== before ==
==> flow/design.v <==
module lab1 #
(
	parameter WIDTHIN = 16,		 
	parameter WIDTHOUT = 32,	 
	parameter [WIDTHIN-1:0] A0 = 16'b01_00000000000000,  
	parameter [WIDTHIN-1:0] A1 = 16'b01_00000000000000,  
	parameter [WIDTHIN-1:0] A2 = 16'b00_10000000000000,  
	parameter [WIDTHIN-1:0] A3 = 16'b00_00101010101010,  
	parameter [WIDTHIN-1:0] A4 = 16'b00_00001010101010,  
	parameter [WIDTHIN-1:0] A5 = 16'b00_00000010001000   
)
(
	input clk,
	input reset,	
	input i_valid,
	input i_ready,
	output o_valid,
	output o_ready,
	input [WIDTHIN-1:0] i_x,
	output [WIDTHOUT-1:0] o_y
);
logic [WIDTHIN-1:0] x;	 
logic [WIDTHOUT-1:0] y_Q;	 
logic valid_Q1;		 
logic valid_Q2;		 
logic valid_Q3;
logic valid_Q4;
logic valid_Q5;
logic valid_Q6;
logic valid_Q7;
logic [WIDTHOUT-1:0] ans;	
logic enable;
logic [WIDTHOUT-1:0] m0_out;  
logic [31:0] m0_res; 
logic [WIDTHOUT-1:0] a0_out;  
logic [WIDTHOUT-1:0] m1_out;  
logic [47:0] m1_res;
logic [WIDTHOUT-1:0] a1_out;  
logic [WIDTHOUT-1:0] m2_out;  
logic [47:0] m2_res; 
logic [WIDTHOUT-1:0] a2_out;  
logic [WIDTHOUT-1:0] m3_out;  
logic [47:0] m3_res;
logic [WIDTHOUT-1:0] a3_out;  
logic [WIDTHOUT-1:0] m4_out;  
logic [47:0] m4_res;
logic [WIDTHOUT-1:0] a4_out;  
logic [WIDTHOUT-1:0] y_D;
logic [15:0] A5_reg;
logic [31:0] A4_reg;
logic [31:0] A3_reg;
logic [31:0] A2_reg;
logic [31:0] A1_reg;
logic [31:0] A0_reg;
logic [WIDTHIN-1:0] x1;
logic [WIDTHIN-1:0] x2;
logic [WIDTHIN-1:0] x3;
logic [WIDTHIN-1:0] x4;
logic [WIDTHOUT-1:0] F1;
logic [WIDTHOUT-1:0] F2;
logic [WIDTHOUT-1:0] F3;
logic [WIDTHOUT-1:0] F4;
always_comb begin
		m0_res = A5_reg * x;
		m0_out = {3'b000, m0_res [31:3]};
		a0_out = m0_out + A4_reg;
		m1_res = F4 * x4;
		m1_out = m1_res[45:14];
		a1_out = m1_out + A3_reg;
		m2_res = F3 * x3;
		m2_out = m2_res[45:14];
		a2_out = m2_out + A2_reg;
		m3_res = F2 * x2;
		m3_out = m3_res[45:14];
		a3_out = m3_out + A1_reg;
		m4_res = F1 * x1;
		m4_out = m4_res[45:14];
		a4_out = m4_out + A0_reg ;
		enable = i_ready;
end
always @(posedge clk) begin
if (enable) begin
		A5_reg <= A5;
		A4_reg <= {5'b00000, A4, 11'b00000000000};
   	F4 <= a0_out;
		x4 <= x;
		A3_reg <= {5'b00000, A3, 11'b00000000000};
		F3 <= a1_out;
		x3 <= x4;
		A2_reg <= {5'b00000, A2, 11'b00000000000};
		F2 <= a2_out;
		x2 <= x3;
		A1_reg <= {5'b00000, A1, 11'b00000000000};
   	F1 <= a3_out;
		x1 <= x2;
		A0_reg <= {5'b00000, A0, 11'b00000000000};
end		
end
always_ff @(posedge clk or posedge reset) begin
	if (reset) begin
		valid_Q1 <= 1'b0;
		valid_Q2 <= 1'b0;
		valid_Q3 <= 1'b0;
		valid_Q4 <= 1'b0;
		valid_Q5 <= 1'b0;
		valid_Q6 <= 1'b0;
		x <= 0;
		y_Q <= 0;
	end 
	else if (enable) begin
		valid_Q1 <= i_valid;
		valid_Q2 <= valid_Q1;
		valid_Q3 <= valid_Q2;
		valid_Q4 <= valid_Q3;
		valid_Q5 <= valid_Q4;
		valid_Q6 <= valid_Q5;
		x <= i_x;
		y_Q <= y_D;
	end
end
assign y_D = a4_out;
assign o_y = y_Q;
assign o_ready = i_ready;   		
assign o_valid = valid_Q6 & i_ready;	
endmodule
clock: 8.72 ns
lec_check: 0
abc_area: 1
cap_margin: 15
cell_pad_in_sites_detail_placement: 1
cell_pad_in_sites_global_placement: 1
core_aspect_ratio: 1.17
core_margin: 10
core_utilization: 34
cts_cluster_size: 25
hold_slack_margin: 0.19
max_routing_layer: met4
min_routing_layer: met2
slew_margin: 20
tns_end_percent: 35
run.sh (not shown) runs the stock make flow with config.mk's settings and CLKGATE_MAP_FILE=.
before | status: complete | timing, DRC, antenna: pass
The following lists how after was set up differently from before:
# before
export LEC_CHECK = 0
export ABC_AREA = 1
export CAP_MARGIN = 15
export CELL_PAD_IN_SITES_DETAIL_PLACEMENT = 1
export CELL_PAD_IN_SITES_GLOBAL_PLACEMENT = 1
export CORE_ASPECT_RATIO = 1.17
export CORE_MARGIN = 10
export CORE_UTILIZATION = 34
export CTS_CLUSTER_SIZE = 25
export HOLD_SLACK_MARGIN = 0.19
export MAX_ROUTING_LAYER = met4
export MIN_ROUTING_LAYER = met2
export SLEW_MARGIN = 20
export TNS_END_PERCENT = 35
create_clock -name core_clock -period 8.72 [get_ports {clk}]
# after
export LEC_CHECK = 0
export CAP_MARGIN = 20
export CORE_MARGIN = 2
export CORE_UTILIZATION = 40
export SLEW_MARGIN = 20
create_clock -name core_clock -period 7.83 [get_ports {clk}]
Notes after the runs:
Comparing non-clock buffer count for before and after, the smaller number came from before. In after the synthesized cell count turned out 1,998 lower than in before. When after is measured against before, its minimum clock period after layout turns out 0.045 ns higher.

========
RTL: the design.v shown in full above, as it stands there.
make LEC_CHECK=0 CAP_MARGIN=20 CELL_PAD_IN_SITES_DETAIL_PLACEMENT=0 CELL_PAD_IN_SITES_GLOBAL_PLACEMENT=0 CORE_MARGIN=9 CORE_UTILIZATION=50 CTS_CLUSTER_SIZE=77 GPL_ROUTABILITY_DRIVEN=1 GPL_TIMING_DRIVEN=0 MAX_ROUTING_LAYER=met5 MIN_ROUTING_LAYER=met2 PLACE_DENSITY=0.48 SLEW_MARGIN=20 finish   # period 7.94 ns
The baseline passed the timing, design-rule and antenna checks.
Change:
- CELL_PAD_IN_SITES_DETAIL_PLACEMENT: 0 -> default
- CELL_PAD_IN_SITES_GLOBAL_PLACEMENT: 0 -> default
- CORE_MARGIN: 9 -> 2
- CORE_UTILIZATION: 50 -> 72
- CTS_CLUSTER_SIZE: 77 -> default
- GPL_ROUTABILITY_DRIVEN: 1 -> default
- GPL_TIMING_DRIVEN: 0 -> default
- MAX_ROUTING_LAYER: met5 -> default
- MIN_ROUTING_LAYER: met2 -> default
- PLACE_DENSITY: 0.48 -> default
- PLACE_DENSITY_LB_ADDON: default -> 0.0
- SETUP_SLACK_MARGIN: default -> 1.82
- clock period: 7.94 -> 7.8 ns (I/O delays scaled with it)
The changed run finished clean.
Area after synthesis is unchanged.
Critical path depth goes down by 3.
Die area is lower by 35%.
Routed wire length is higher by 4.0%.
Non-clock buffer count came out higher by 338.
Cell area goes up by 9.9%.
Worst setup slack gains 0.088 ns.
Clock-buffer cell count fell by 1.
Final cell count shrinks by 2.0%.
Core utilization went up by 32 points.
Change:
- CAP_MARGIN: 20 -> 10
- CTS_CLUSTER_SIZE: default -> 37
- PLACE_DENSITY_LB_ADDON: 0.0 -> default
- SETUP_SLACK_MARGIN: 1.82 -> 1.13
- clock period: 7.8 -> 6.45 ns (I/O delays scaled with it)
Outcome: The new run completed and failed the layout checks on setup timing. Via count falls by 0.72%. Critical path depth rises by 1. Setup slack is worse by 1.2 ns. Core utilization rises by 1.5 points. Final area rises by 1.7%. First-iteration DRC count falls by 23%. Synthesized area is unchanged. Final cell count rises by 3.1%. Synthesized cell count is unchanged.
Change:
- CAP_MARGIN: 10 -> 20
- CORE_UTILIZATION: 72 -> 40
- CTS_CLUSTER_SIZE: 37 -> default
- SETUP_SLACK_MARGIN: 1.13 -> 2.28
- clock period: 6.45 -> 7.83 ns (I/O delays scaled with it)
Effect: The new run produced a clean layout. Routed wire length goes down by 13%. Via count falls by 11%. Clock-buffer cell count stays the same. Area after synthesis does not change. Design area hardly moves. Final cell count rises by 7.0%. Global-route usage fell by 20 points.

========
## sierra
Starts from the design.v that is shown in full above.
export LEC_CHECK = 0
export ABC_AREA = 1
export CAP_MARGIN = 20
export CELL_PAD_IN_SITES_DETAIL_PLACEMENT = 1
export CELL_PAD_IN_SITES_GLOBAL_PLACEMENT = 1
export CORE_ASPECT_RATIO = 0.52
export CORE_MARGIN = 4
export CORE_UTILIZATION = 16
export CTS_CLUSTER_SIZE = 25
export MIN_ROUTING_LAYER = met2
export SLEW_MARGIN = 20
create_clock -name core_clock -period 8.72 [get_ports {clk}]
What amber does differently from sierra at the input level:
- SETUP_SLACK_MARGIN newly set to -0.62
- CORE_MARGIN changed from 4 to 2
- CORE_ASPECT_RATIO removed (was 0.52)
- CTS_CLUSTER_SIZE changed from 25 to 37
- CELL_PAD_IN_SITES_DETAIL_PLACEMENT removed (was 1)
- ABC_AREA removed (was 1)
- CAP_MARGIN changed from 20 to 10
- MIN_ROUTING_LAYER removed (was met2)
- CORE_UTILIZATION changed from 16 to 72
- CELL_PAD_IN_SITES_GLOBAL_PLACEMENT removed (was 1)
- the clock period (ns, I/O delays scaled along) changed from 8.72 to 6.45
### Flow results
Although it ran to completion, amber produced a layout that fails the final checks because of setup timing.
sierra finished every stage and its layout cleared the timing, design-rule and antenna checks.
amber ended up with a lower clock-buffer cell count than sierra did.
Between sierra and amber, the met3 routing resource usage after global routing is lower for amber.
In amber the critical path buffer and inverter count turned out 1 higher than in sierra.
Number of DRC violations after detailed-routing iteration 0 (higher): sierra
Compared with sierra, number of fillers in the final layout in amber decreased by more than half.
Going from sierra to amber, area added between synthesis and finish has increased, final setup TNS has decreased.
Edits applied to the flow inputs when going from amber to xenon:
- SETUP_SLACK_MARGIN changed from -0.62 to 0.9
Notes after the runs:
A capturing instance or port of the critical path of F2[30] is what xenon shows, while F3[24] belongs to amber.
xenon vs amber — clock slew seen by the registers of the worst setup and hold paths rose 0.02 ns.
xenon: flow complete, layout not clean; failing: setup timing
xenon against amber: cell resize tally after clock tree synthesis rose 610%; met3 track utilization from global routing rose 1.8 points.
Worst setup slack in xenon is 0.16 ns above amber.
Fraction of area in clock buffers and inverters: xenon vs amber, no meaningful difference
Diff amber -> xenon | post-route clock period utilization | decrease of 2.4 points
In terms of hold slack, xenon and amber differ only marginally.

========
old:
RTL: the design.v shown in full above, as it stands there.
Settings: LEC_CHECK=0, ABC_AREA=0, CAP_MARGIN=20, CELL_PAD_IN_SITES_DETAIL_PLACEMENT=1, CELL_PAD_IN_SITES_GLOBAL_PLACEMENT=1, CORE_ASPECT_RATIO=0.81, CORE_MARGIN=9, CORE_UTILIZATION=30, CTS_CLUSTER_SIZE=95, GPL_ROUTABILITY_DRIVEN=0, MAX_ROUTING_LAYER=met5, PLACE_DENSITY_LB_ADDON=0.07, SETUP_SLACK_MARGIN=-0.18, SLEW_MARGIN=5, TNS_END_PERCENT=5; clock period 7.82 ns.
The final layout from old, which completed every stage, passed the timing, design-rule and antenna checks at the end of the flow.
Relative to old, the following input files were edited for new:
Settings: GPL_ROUTABILITY_DRIVEN removed (was 0); CELL_PAD_IN_SITES_GLOBAL_PLACEMENT removed (was 1); CORE_UTILIZATION changed from 30 to 59; TNS_END_PERCENT removed (was 5); CTS_CLUSTER_SIZE removed (was 95); SETUP_SLACK_MARGIN removed (was -0.18); SLEW_MARGIN changed from 5 to 20; CELL_PAD_IN_SITES_DETAIL_PLACEMENT removed (was 1); ABC_AREA removed (was 0); CORE_ASPECT_RATIO removed (was 0.81); MAX_ROUTING_LAYER removed (was met5); PLACE_DENSITY_LB_ADDON removed (was 0.07); CORE_MARGIN changed from 9 to 2; the clock period (ns, I/O delays scaled along) changed from 7.82 to 5.45.
## What came out
- In new the implementation completed, yet the final layout does not meet the checks, the culprit being negative setup slack.
- Compared new vs old, and setup slack is down in new.
- F2[30] as the critical path endpoint was reported by new, and y_Q[31] by old.
- Post-route worst hold slack delta for new relative to old: 0.0035 ns higher
- Of new and old, old shows the lower non-clock buffer count, with new above it.

========
## red
Starts from the design.v that is shown in full above.
make LEC_CHECK=0 ABC_AREA=0 CAP_MARGIN=20 CELL_PAD_IN_SITES_DETAIL_PLACEMENT=1 CELL_PAD_IN_SITES_GLOBAL_PLACEMENT=1 CORE_ASPECT_RATIO=0.81 CORE_MARGIN=2 CORE_UTILIZATION=30 GPL_ROUTABILITY_DRIVEN=0 PLACE_DENSITY_LB_ADDON=0.07 SETUP_SLACK_MARGIN=-0.18 SLEW_MARGIN=5 TNS_END_PERCENT=5 finish   # period 7.82 ns
Changes in blue relative to red:
Settings: removing GPL_ROUTABILITY_DRIVEN (formerly 0); changing SLEW_MARGIN from 5 to 20; removing CELL_PAD_IN_SITES_DETAIL_PLACEMENT (formerly 1); removing CELL_PAD_IN_SITES_GLOBAL_PLACEMENT (formerly 1); removing CORE_ASPECT_RATIO (formerly 0.81); changing CORE_UTILIZATION from 30 to 53; removing TNS_END_PERCENT (formerly 5); removing SETUP_SLACK_MARGIN (formerly -0.18); removing PLACE_DENSITY_LB_ADDON (formerly 0.07); removing ABC_AREA (formerly 0); changing the clock period (ns, I/O delays scaled along) from 7.82 to 7.83.
==> results <==
Looking at critical-path cell with the highest stage delay, the sky130_fd_sc_hd__edfxtp_1 result is from blue; the sky130_fd_sc_hd__fa_1 one comes from red. Against red as the reference, blue delivers a lower hold slack. In blue relative to red, wire length of the first global-routing pass had gone down by more than 10%. Sort red and blue by non-clock buffer count, ascending, and blue comes first. Looking at critical path depth, blue sits 3 below red. Number of fill cells in the layout, blue vs red: down by more than half. red has higher relative area change from synthesis to final layout than blue. blue improves on red in clock skew.
Edits applied to the flow inputs when going from blue to green:
Settings: putting CTS_CLUSTER_DIAMETER at 213 where nothing was set; putting MAX_ROUTING_LAYER at met4 where nothing was set; swapping 53 for 72 in CORE_UTILIZATION; swapping 20 for 15 in CAP_MARGIN; swapping 7.83 for 6.72 in the clock period (ns, I/O delays scaled along).
- Status green: flow complete, layout not clean - setup timing
- NOTE: final area in green exceeds that of blue
The inputs of orange differ from those of green as listed below.
Settings: removing MAX_ROUTING_LAYER (formerly met4); setting SETUP_SLACK_MARGIN to -0.46 for the first time; changing CAP_MARGIN from 15 to 20; changing the clock period (ns, I/O delays scaled along) from 6.72 to 4.72.
## What came out
- Final checks on orange, whose flow otherwise completed, came back failing, citing setup timing.
- Compared with green, in orange count of non-CTS buffers in the layout increased 20; fmax +1.1%; met3 usage higher; maximum fanout along the worst path now larger.

========
// lab1: RTL as listed in full above, without the edits since
make LEC_CHECK=0 CAP_MARGIN=20 CELL_PAD_IN_SITES_GLOBAL_PLACEMENT=3 CORE_MARGIN=2 CORE_UTILIZATION=35 CTS_CLUSTER_DIAMETER=220 GPL_TIMING_DRIVEN=0 MAX_ROUTING_LAYER=met4 MIN_ROUTING_LAYER=met1 PLACE_DENSITY_LB_ADDON=0.09 SETUP_SLACK_MARGIN=2.68 SLEW_MARGIN=20 finish   # period 11.1 ns
==> next run, changes <==
- CELL_PAD_IN_SITES_GLOBAL_PLACEMENT: 3 -> not set
- CORE_UTILIZATION: 35 -> 72
- CTS_CLUSTER_DIAMETER: 220 -> 272
- CTS_CLUSTER_SIZE: not set -> 34
- GPL_TIMING_DRIVEN: 0 -> not set
- MAX_ROUTING_LAYER: met4 -> not set
- MIN_ROUTING_LAYER: met1 -> not set
- PLACE_DENSITY: not set -> 0.95
- PLACE_DENSITY_LB_ADDON: 0.09 -> not set
- SETUP_SLACK_MARGIN: 2.68 -> -0.51
- clock period: 11.1 -> 4.99 ns (I/O delays scaled with it)
The new run failed in global routing.
Synthesized area does not change.
Die size fell by 51%.
Synthesized cell count does not change.
